==> flow/design.v (excerpt) <==
module SuperBallPickupMasterRotaryChampionDeluxe5(
	input LeftA,
	input LeftB,
	input RightA,
	input RightB,
	input LeftA2,
	input LeftB2,
	input RightA2,
	input RightB2,
	input wire clk,			 
	input wire reset,			 
	output wire [6:0] seg,	 
	output wire [3:0] an,	 
	output wire dp,			 
	output wire [2:0] red,	 
	output wire [2:0] green, 
	output wire [1:0] blue,	 
	output wire hsync,		 
	output wire vsync,			 
	output resetOut
	);
Size: ~420 flip-flops, roughly 33 I/O pins, roughly 29000 um2 of cells after synthesis.
clock: 8.69 ns
lec_check: 0
cap_margin: 20
core_margin: 2
core_utilization: 66
cts_cluster_size: 25
setup_slack_margin: -0.4
slew_margin: 20
run.sh (not shown) runs the stock make flow with config.mk's settings and CLKGATE_MAP_FILE=.
Change:
Settings changed: ABC_AREA from default to 1, CORE_UTILIZATION 66 to 58, CTS_CLUSTER_SIZE 25 to default, SETUP_SLACK_MARGIN -0.4 to default.
Clock period 8.69 ns to 6.52 ns, I/O delays scaled along.
What happened: Routed wire length increases by about 10%; utilization decreases by 8.5 points; setup slack degrades by 0.54 ns; global-route usage decreases by 3.4 points; die size increases by 23%; non-clock buffer count increases by 2; final cell count increases by about 33%; combinational power increases by about 50%; sequential share of layout area decreases by 2.6 points.
Change:
Settings changed: ABC_AREA 1 to default, CORE_UTILIZATION 58 to 56, SETUP_SLACK_MARGIN from default to 2.49.
Clock period 6.52 ns to 8.69 ns, I/O delays scaled along.
What happened:
- The new run finished with timing, DRC and antenna clean
- non-clock buffer count went up by 62
- worst setup slack improved by 1.8 ns
- global-route usage went down by 0.27 points
- power went down by 24%
- final area went down by 3.7%
Change:
Settings changed: CORE_UTILIZATION 56 to 40, SETUP_SLACK_MARGIN 2.49 to 0.77.
Clock period 8.69 ns to 10.1 ns, I/O delays scaled along.
=> Setup slack loses 0.091 ns. Clock-buffer cell count goes up by 4. Sequential share of layout area goes up by 0.72 points. Synthesized area stays the same. Clock power goes down by about a fifth. Sequential cell count stays the same. Global-route usage goes down by 7.8 points. Routed wire length goes down by a few percent. Utilization goes down by 20 points. Die area goes up by well over a third.

Starting RTL as in the previous note.
Settings: LEC_CHECK=0, ABC_AREA=1, CAP_MARGIN=20, CELL_PAD_IN_SITES_GLOBAL_PLACEMENT=1, CORE_ASPECT_RATIO=0.69, CORE_MARGIN=7, CORE_UTILIZATION=50, CTS_CLUSTER_SIZE=11, GPL_TIMING_DRIVEN=0, MAX_ROUTING_LAYER=met4, SLEW_MARGIN=25, TNS_END_PERCENT=50; clock period 8.32 ns.
Change:
Settings changed: CELL_PAD_IN_SITES_GLOBAL_PLACEMENT 1 to default, CORE_ASPECT_RATIO 0.69 to 1.78, CORE_MARGIN 7 to 3, CORE_UTILIZATION 50 to 40, CTS_CLUSTER_SIZE 11 to default, GPL_TIMING_DRIVEN 0 to default, MIN_ROUTING_LAYER from default to met1, SLEW_MARGIN 25 to 20, TNS_END_PERCENT 50 to default.
Clock period 8.32 ns to 5.73 ns, I/O delays scaled along.
What happened:
- The new run finished clean
- power rose by 50%
- via count rose by 3.0%
- non-clock buffer count fell by 14
- combinational power rose by 38%
- wire length rose by 6.3%
Change:
Settings changed: ABC_AREA 1 to default, CORE_ASPECT_RATIO 1.78 to default, CORE_MARGIN 3 to 2, MAX_ROUTING_LAYER met4 to default, MIN_ROUTING_LAYER met1 to default.
Clock period 5.73 ns to 10.1 ns, I/O delays scaled along.
After rerunning: Count of clock-buffer cells in the layout is higher by 18; die area is lower by 9.0%; sequential share of layout area is higher by 2.7 points; hold slack degrades by 9.5 ps; critical path depth is lower by 2; setup slack improves by 2100 ps; non-clock buffer count is lower by 22; final cell count is lower by 23%.
Change:
Settings changed: ABC_AREA from default to 1, CORE_UTILIZATION 40 to 72.
Clock period 10.1 ns to 10.4 ns, I/O delays scaled along.
Result:
- design area rises by a few percent
- global-route usage rises by 14 points
- hold slack gets better by 9.3 ps
- total power falls by a few percent
- clock power falls by roughly a tenth
- die area falls by well over a third
Change:
Settings changed: CTS_CLUSTER_DIAMETER from default to 376, SETUP_SLACK_MARGIN from default to 0.65.
Clock period 10.4 ns to 5.63 ns, I/O delays scaled along.
Routed wire length came out higher by about 5%.
Cell area came out higher by 2.7%.
Core utilization came out higher by 2.1 points.
Synthesized cell count does not change.
Total power came out higher by about 90%.
Critical path depth came out higher by 1.

## lane 1
Starting RTL as in the previous note.
clock: 11.3 ns
lec_check: 0
abc_area: 1
cap_margin: 0
core_margin: 2
core_utilization: 72
cts_cluster_diameter: 218
place_density: 0.35
slew_margin: 20
Lane 1 reached the end of the flow, and the finished layout is clean on the timing, DRC and antenna checks.
Relative to lane 1, the following input files were edited for lane 2:
- removing PLACE_DENSITY (formerly 0.35)
- changing CORE_UTILIZATION from 72 to 63
- removing ABC_AREA (formerly 1)
- removing CTS_CLUSTER_DIAMETER (formerly 218)
- changing CAP_MARGIN from 0 to 20
- changing the clock period (ns, I/O delays scaled along) from 11.3 to 11.9
Findings:
- Lane 2: full flow OK, the timing, DRC and antenna checks passed
- Endpoint of the most critical setup path: blue[0] -> lane 2, green[2] -> lane 1
- Lane 1 was larger in final cell area than lane 2.
- [lane 2] first-pass GRT wire length fell 9.1% relative to lane 1
- Diff lane 2 and lane 1: logic depth of the worst path, buffers included lower in lane 2

SuperBallPickupMasterRotaryChampionDeluxe5 again, from the RTL that the note above started with.
Settings: LEC_CHECK=0, CAP_MARGIN=20, CORE_MARGIN=2, CORE_UTILIZATION=66, CTS_CLUSTER_DIAMETER=354, CTS_CLUSTER_SIZE=25, HOLD_SLACK_MARGIN=0.29, SETUP_SLACK_MARGIN=-0.4, SLEW_MARGIN=20; clock period 8.69 ns.
The baseline finished clean.
Edit:
CORE_UTILIZATION = 35   (was 66)
CTS_CLUSTER_DIAMETER = unset   (was 354)
CTS_CLUSTER_SIZE = unset   (was 25)
HOLD_SLACK_MARGIN = unset   (was 0.29)
SETUP_SLACK_MARGIN = unset   (was -0.4)
clock period = 10.1 ns   (was 8.69 ns; I/O delays follow)
Combinational power goes down by 15%.
Hold slack is worse by 0.018 ns.
Cell area came out higher by 5.7%.
Routed wire length went up by 1.4%.
Die size increases by 87%.
Non-clock buffer count decreases by 1.
Utilization came out lower by 31 points.
Synthesized cell count stays the same.
Via count fell by 1.7%.
Clock skew is about the same.
Synthesized area does not change.

juniper:
Starting RTL as in the previous note.
clock: 5.8 ns
lec_check: 0
abc_area: 1
cap_margin: 20
core_margin: 2
core_utilization: 72
max_routing_layer: met4
place_density_lb_addon: 0.01
setup_slack_margin: 1.69
slew_margin: 20
Setup changes, juniper to garnet
- a change of SETUP_SLACK_MARGIN from 1.69 to 1.45
- a change of the clock period (ns, I/O delays scaled along) from 5.8 to 5.63
### Flow results
- red[1] as the worst setup path endpoint was reported by garnet, and green[0] by juniper.
- The final reports for garnet and juniper show static leakage power higher in the former.
- Cmp juniper and garnet / critical path depth / higher: garnet
- Summary — final critical-path share of the clock period, garnet relative to juniper: higher, by 1.8 points.
- Against juniper, garnet comes in 18 higher on non-clock buffer count.
- ~same switching part of the total in juniper and garnet
- In the reports for juniper and garnet, the smaller total global-route track usage belongs to juniper.
- Placer's final routability congestion estimate, garnet vs juniper: up by a few percent
Changes in willow relative to garnet:
- HOLD_SLACK_MARGIN newly set to -0.09
- CTS_CLUSTER_DIAMETER newly set to 376
- PLACE_DENSITY_LB_ADDON removed (was 0.01)
- SETUP_SLACK_MARGIN changed from 1.45 to 1.51
- MAX_ROUTING_LAYER removed (was met4)
Notes after the runs:
garnet → willow: pin count of the biggest net entering global routing up about 8%; total number of vias lower; highest attainable clock frequency dropped about 2%; post-layout period usage of the worst path picked up an extra 1.7 points; length of routed met2 wiring down about 0.6%. | count of clock-net buffers in the final layout | higher: garnet |. Setup WNS garnet -> willow: worse.
#### Input delta (maple over willow)
- swapping 1.51 for 1.47 in SETUP_SLACK_MARGIN
- clearing HOLD_SLACK_MARGIN, which used to be -0.09
- putting GPL_ROUTABILITY_DRIVEN at 0 where nothing was set
- swapping 376 for 234 in CTS_CLUSTER_DIAMETER
- putting PLACE_DENSITY_LB_ADDON at 0.01 where nothing was set
### Flow results
Compared with willow, maple has less setup slack.
For maple, the timing startpoint of the critical path was U3.ball_x[0], unlike willow, where it was U3.ball_x[2].
maple against willow: worst IR drop on VDD increased by 49 uV relative to the old numbers, sequential cell area share fell 0.36 points, routed wire length went up 1700 um.
Number of buffers outside the clock class in the layout: maple > willow
Every stage of the flow completed for maple, and the final layout passed the timing, DRC and antenna checks.
Compared with willow, maple is hungrier on power.
In maple, part of the total power dissipated in the clock network is higher than in willow.

SuperBallPickupMasterRotaryChampionDeluxe5 again, from the RTL that the note above started with.
Settings: LEC_CHECK=0, ABC_AREA=0, CAP_MARGIN=20, CELL_PAD_IN_SITES_GLOBAL_PLACEMENT=3, CORE_ASPECT_RATIO=1.35, CORE_MARGIN=5, CORE_UTILIZATION=27, CTS_CLUSTER_SIZE=36, GPL_ROUTABILITY_DRIVEN=0, MIN_ROUTING_LAYER=met2, PLACE_DENSITY_LB_ADDON=0.12, SETUP_SLACK_MARGIN=-0.6, SLEW_MARGIN=20, TNS_END_PERCENT=90; clock period 12.7 ns.
==> next run, changes <==
==> flow/config.mk (replaced) <==
export PLATFORM = sky130hd
export DESIGN_NAME = SuperBallPickupMasterRotaryChampionDeluxe5
export DESIGN_NICKNAME = SuperBallPickupMasterRotaryChampionDeluxe5
export VERILOG_FILES = /design/flow/design.v
export SDC_FILE = /design/flow/constraint.sdc
export NUM_CORES = 4
export LEC_CHECK = 0
export ABC_AREA = 1
export CAP_MARGIN = 20
export CORE_MARGIN = 2
export CORE_UTILIZATION = 72
export GPL_ROUTABILITY_DRIVEN = 0
export PLACE_DENSITY_LB_ADDON = 0.01
export SETUP_SLACK_MARGIN = 1.46
export SLEW_MARGIN = 20
==> flow/constraint.sdc (replaced) <==
create_clock -name core_clock -period 5.67 [get_ports {clk}]
set_input_delay 1.1340 -clock core_clock [delete_from_list [all_inputs] [get_ports {clk}]]
set_output_delay 1.1340 -clock core_clock [all_outputs]
set_load 0.01 [all_outputs]
Effect: The new run passed the timing, DRC and antenna checks; non-clock buffer count went up by 35; wire length went down by 9.9%; die area went down by 60%; setup slack got worse by 3700 ps; clock skew went down by 23 ps; via count went down by 9.5%; sequential cell count stays the same.
==> next run, changes <==
--- a/flow/config.mk
+++ b/flow/config.mk
@@ -11,5 +11,5 @@
 export CORE_UTILIZATION = 72
-export GPL_ROUTABILITY_DRIVEN = 0
+export MAX_ROUTING_LAYER = met4
 export PLACE_DENSITY_LB_ADDON = 0.01
-export SETUP_SLACK_MARGIN = 1.46
+export SETUP_SLACK_MARGIN = 1.47
 export SLEW_MARGIN = 20
==> flow/constraint.sdc (replaced) <==
create_clock -name core_clock -period 5.63 [get_ports {clk}]
set_input_delay 1.1260 -clock core_clock [delete_from_list [all_inputs] [get_ports {clk}]]
set_output_delay 1.1260 -clock core_clock [all_outputs]
set_load 0.01 [all_outputs]
Via count hardly moves.
Design area shrinks slightly.
Power shrinks slightly.
Global-route usage grows by 0.71 points.
Combinational power grows slightly.
==> next run, changes <==
--- a/flow/config.mk
+++ b/flow/config.mk
@@ -11,5 +11,6 @@
 export CORE_UTILIZATION = 72
-export MAX_ROUTING_LAYER = met4
-export PLACE_DENSITY_LB_ADDON = 0.01
-export SETUP_SLACK_MARGIN = 1.47
+export CTS_CLUSTER_DIAMETER = 376
+export CTS_CLUSTER_SIZE = 10
+export PLACE_DENSITY_LB_ADDON = 0.12
+export SETUP_SLACK_MARGIN = 1.65
 export SLEW_MARGIN = 20
=>
- die size does not change
- global-route usage falls by 0.98 points
- cell area falls by 0.64%
- maximum frequency falls by 1.6%
- total power falls by 3.1%
- sequential share of layout area rises by 0.18 points
- non-clock buffer count rises by 5
==> next run, changes <==
--- a/flow/config.mk
+++ b/flow/config.mk
@@ -11,6 +11,6 @@
 export CORE_UTILIZATION = 72
-export CTS_CLUSTER_DIAMETER = 376
-export CTS_CLUSTER_SIZE = 10
-export PLACE_DENSITY_LB_ADDON = 0.12
-export SETUP_SLACK_MARGIN = 1.65
+export CTS_CLUSTER_DIAMETER = 29
+export CTS_CLUSTER_SIZE = 72
+export PLACE_DENSITY_LB_ADDON = 0.01
+export SETUP_SLACK_MARGIN = 1.25
 export SLEW_MARGIN = 20
Maximum frequency is higher by 2.1%.
Sequential power barely changes.
Clock-buffer cell count climbs by 31.
Clock power climbs by 100%.
Clock skew goes up by 8.8 ps.
Hold slack stays flat.
==> next run, changes <==
--- a/flow/config.mk
+++ b/flow/config.mk
@@ -9,8 +9,10 @@
 export CAP_MARGIN = 20
+export CELL_PAD_IN_SITES_GLOBAL_PLACEMENT = 0
+export CORE_ASPECT_RATIO = 1.35
 export CORE_MARGIN = 2
 export CORE_UTILIZATION = 72
-export CTS_CLUSTER_DIAMETER = 29
-export CTS_CLUSTER_SIZE = 72
-export PLACE_DENSITY_LB_ADDON = 0.01
-export SETUP_SLACK_MARGIN = 1.25
+export HOLD_SLACK_MARGIN = 0.09
+export MIN_ROUTING_LAYER = met1
+export PLACE_DENSITY_LB_ADDON = 0.12
+export SETUP_SLACK_MARGIN = 1.42
 export SLEW_MARGIN = 20
Outcome: Setup slack gains 76 ps; utilization falls by 6.0 points; non-clock buffer count fell by 2; die area stays flat; global-route usage came out lower by 1.7 points.

## run C
SuperBallPickupMasterRotaryChampionDeluxe5 again, from the RTL that the note above started with.
clock: 5.63 ns
lec_check: 0
abc_area: 1
cap_margin: 20
cell_pad_in_sites_global_placement: 0
core_aspect_ratio: 0.71
core_margin: 2
core_utilization: 72
hold_slack_margin: 0.09
max_routing_layer: met4
min_routing_layer: met1
place_density_lb_addon: 0.01
setup_slack_margin: 1.42
slew_margin: 20
Changes in run D relative to run C:
-- flow/config.mk --
<<< run C, line 10
export CELL_PAD_IN_SITES_GLOBAL_PLACEMENT = 0
export CORE_ASPECT_RATIO = 0.71
>>> run D, line 10
<<< run C, line 14
export HOLD_SLACK_MARGIN = 0.09
>>> run D, line 12
export CTS_CLUSTER_SIZE = 17
<<< run C, line 16
export MIN_ROUTING_LAYER = met1
>>> run D, line 14
<<< run C, line 18
export SETUP_SLACK_MARGIN = 1.42
>>> run D, line 15
export SETUP_SLACK_MARGIN = 0.92
### Flow results
- Area growth from synthesis to final layout on run D is up relative to run C.
- Run C → run D: setup skew after layout went up by 0.011 ns, via count of the first global-routing pass went up by 3.7%, number of placed instances with taps included went down by about 0.3%, total die size was more or less identical.
- Run D -> run C: cell count after synthesis delta 0, exact match
- In run D, the final period utilization came out 4.5 points below the value in run C.

Starting RTL as in the previous note.
Settings: LEC_CHECK=0, ABC_AREA=1, CAP_MARGIN=0, CORE_MARGIN=2, CORE_UTILIZATION=72, CTS_CLUSTER_DIAMETER=80, CTS_CLUSTER_SIZE=15, GPL_ROUTABILITY_DRIVEN=0, PLACE_DENSITY_LB_ADDON=0.01, SETUP_SLACK_MARGIN=1.46, SLEW_MARGIN=20; clock period 5.67 ns.
==> next run, changes <==
CAP_MARGIN = 20   (was 0)
CTS_CLUSTER_DIAMETER = unset   (was 80)
CTS_CLUSTER_SIZE = 72   (was 15)
GPL_ROUTABILITY_DRIVEN = unset   (was 0)
SETUP_SLACK_MARGIN = 0.94   (was 1.46)
clock period = 5.63 ns   (was 5.67 ns; I/O delays follow)
Outcome: Wire length is higher by 5.7%. Non-clock buffer count goes up by 37. Setup slack improves by 7.7 ps.

run 1:
Starting RTL as in the previous note.
clock: 5.73 ns
lec_check: 0
abc_area: 0
cap_margin: 20
core_aspect_ratio: 0.55
core_margin: 2
core_utilization: 40
cts_cluster_diameter: 24
gpl_timing_driven: 0
hold_slack_margin: 0.28
max_routing_layer: met4
min_routing_layer: met1
setup_slack_margin: 0.46
slew_margin: 30
Although it ran to completion, run 1 produced a layout that fails the final checks because of negative setup slack.
> inputs changed (run 1 -> run 2)
- a deleted CTS_CLUSTER_DIAMETER that had been 24
- a deleted CORE_ASPECT_RATIO that had been 0.55
- a change of SETUP_SLACK_MARGIN from 0.46 to 0.5
- a change of CORE_UTILIZATION from 40 to 72
- a deleted GPL_TIMING_DRIVEN that had been 0
- a deleted MIN_ROUTING_LAYER that had been met1
- a change of ABC_AREA from 0 to 1
- a deleted HOLD_SLACK_MARGIN that had been 0.28
- a change of SLEW_MARGIN from 30 to 20
- a change of the clock period (ns, I/O delays scaled along) from 5.73 to 5.7
--- outcome ---
Across run 1 and run 2, a clean result was obtained everywhere but in run 1.
Run 1 completed end to end; final checks failed (negative setup slack).
Compared with run 1, run 2 shows a power in the clock group that is 44% lower.
Run 2 vs run 1: share of the yosys chip area belonging to registers down in run 2
Diff run 1..run 2 | clock-pin transition on the worst setup and hold timing paths | negligible
Going from run 1 to run 2, HPWL after detailed placement shrank by a few percent.
The buffer count from post-CTS setup fixing in run 2 was lower than what run 1 gave.
Total core area (lower): run 2
Run 2 — die area 39% lower, run 1 as reference
Run 2 against run 1: post-route clock period utilization moved down; overall via count from detail_route moved up.
Edits applied to the flow inputs when going from run 2 to run 3:
- swapping 72 for 70 in CORE_UTILIZATION
- swapping 0.5 for 1.69 in SETUP_SLACK_MARGIN
- swapping 5.7 for 6.52 in the clock period (ns, I/O delays scaled along)
Notes after the runs:
Re internal portion of total power: run 2 was higher than run 3. [compare] base=run 2 new=run 3: placed cell area essentially unchanged; fraction of power consumed by the clock network decreased 0.6 points; switching power of the nets decreased about 13%. The run with more setup slack is run 3; run 2 has less. Against run 2, run 3 reports a area added between synthesis and finish that is higher. Going from run 2 to run 3, total length of routed met3 wires grows by 6.7%. Per the comparison of run 3 with run 2, actual transition at the worst max-transition pin +66 ps, number of storage elements in the synthesis netlist roughly the same. Compared with run 2, run 3 degrades first-pass GRT wire length. Between run 3 and run 2, the clock-buffer cell count is lower for run 3.
### run 3 -> run 4
- CORE_UTILIZATION changed from 70 to 69
- MAX_ROUTING_LAYER removed (was met4)
- CAP_MARGIN changed from 20 to 0
- SETUP_SLACK_MARGIN removed (was 1.69)
- the clock period (ns, I/O delays scaled along) changed from 6.52 to 11.3
==> results <==
Multi-input combinational area share: run 3 vs run 4 — no meaningful difference. As far as sequential cell area in the final layout is concerned, run 3 and run 4 perform about the same. Changes observed in run 4 relative to run 3: area growth from synthesis to layout decreased by 2.1 points relative to the old numbers, wire length of the first global-routing pass neither gained nor lost much, post-route cell area lower, share of the core filled by cells before placement decreased by 0.46 points relative to the old numbers. Run 4: non-filler instance count after layout lower than run 3. Run 4 vs. run 3: buffering stage count on the worst path with inverters included dropped 3, sequential share of layout area climbed 0.53 points.
#### Input delta (run 5 over run 4)
- SETUP_SLACK_MARGIN newly set to 1.63
- CAP_MARGIN changed from 0 to 20
- CORE_UTILIZATION changed from 69 to 57
- the clock period (ns, I/O delays scaled along) changed from 11.3 to 6.52
## What came out
Run 5 ended up with a lower effective utilization at floorplan than run 4 did.
Placed cell area, run 4 and run 5, lower one = run 4.
Going from run 4 to run 5, the number of buffers and inverters on the critical path was found to have gone up by 2.
On final wirelength: between run 4 and run 5, it ends up higher for run 5.
sky130_fd_sc_hd__dfrtp_1 as the library cell contributing the largest single delay on the critical path was reported by run 4, and sky130_fd_sc_hd__dfstp_4 by run 5.
Of run 4 and run 5, the run reporting the lower maximum fanout encountered on the critical timing path was run 5.
Run 5 vs. run 4: worst reg-to-reg path cell count went up by 3.
### run 5 -> run 6
- clearing ABC_AREA, which used to be 1
- swapping 57 for 66 in CORE_UTILIZATION
- swapping 1.63 for 3.77 in SETUP_SLACK_MARGIN
- swapping 6.52 for 13.6 in the clock period (ns, I/O delays scaled along)
Results
Changes observed in run 6 relative to run 5: critical path depth in cells now smaller; cell count after placement now smaller.
Sort run 6 and run 5 by combinational power share desc -> top: run 5
From run 5 to run 6 the numbers moved as follows: layout overhead on the synthesized area down 3.6 points, post-synthesis net count down 1075.
Power: run 6 draws less than run 5
Power is estimated from default activity; no workload was simulated.
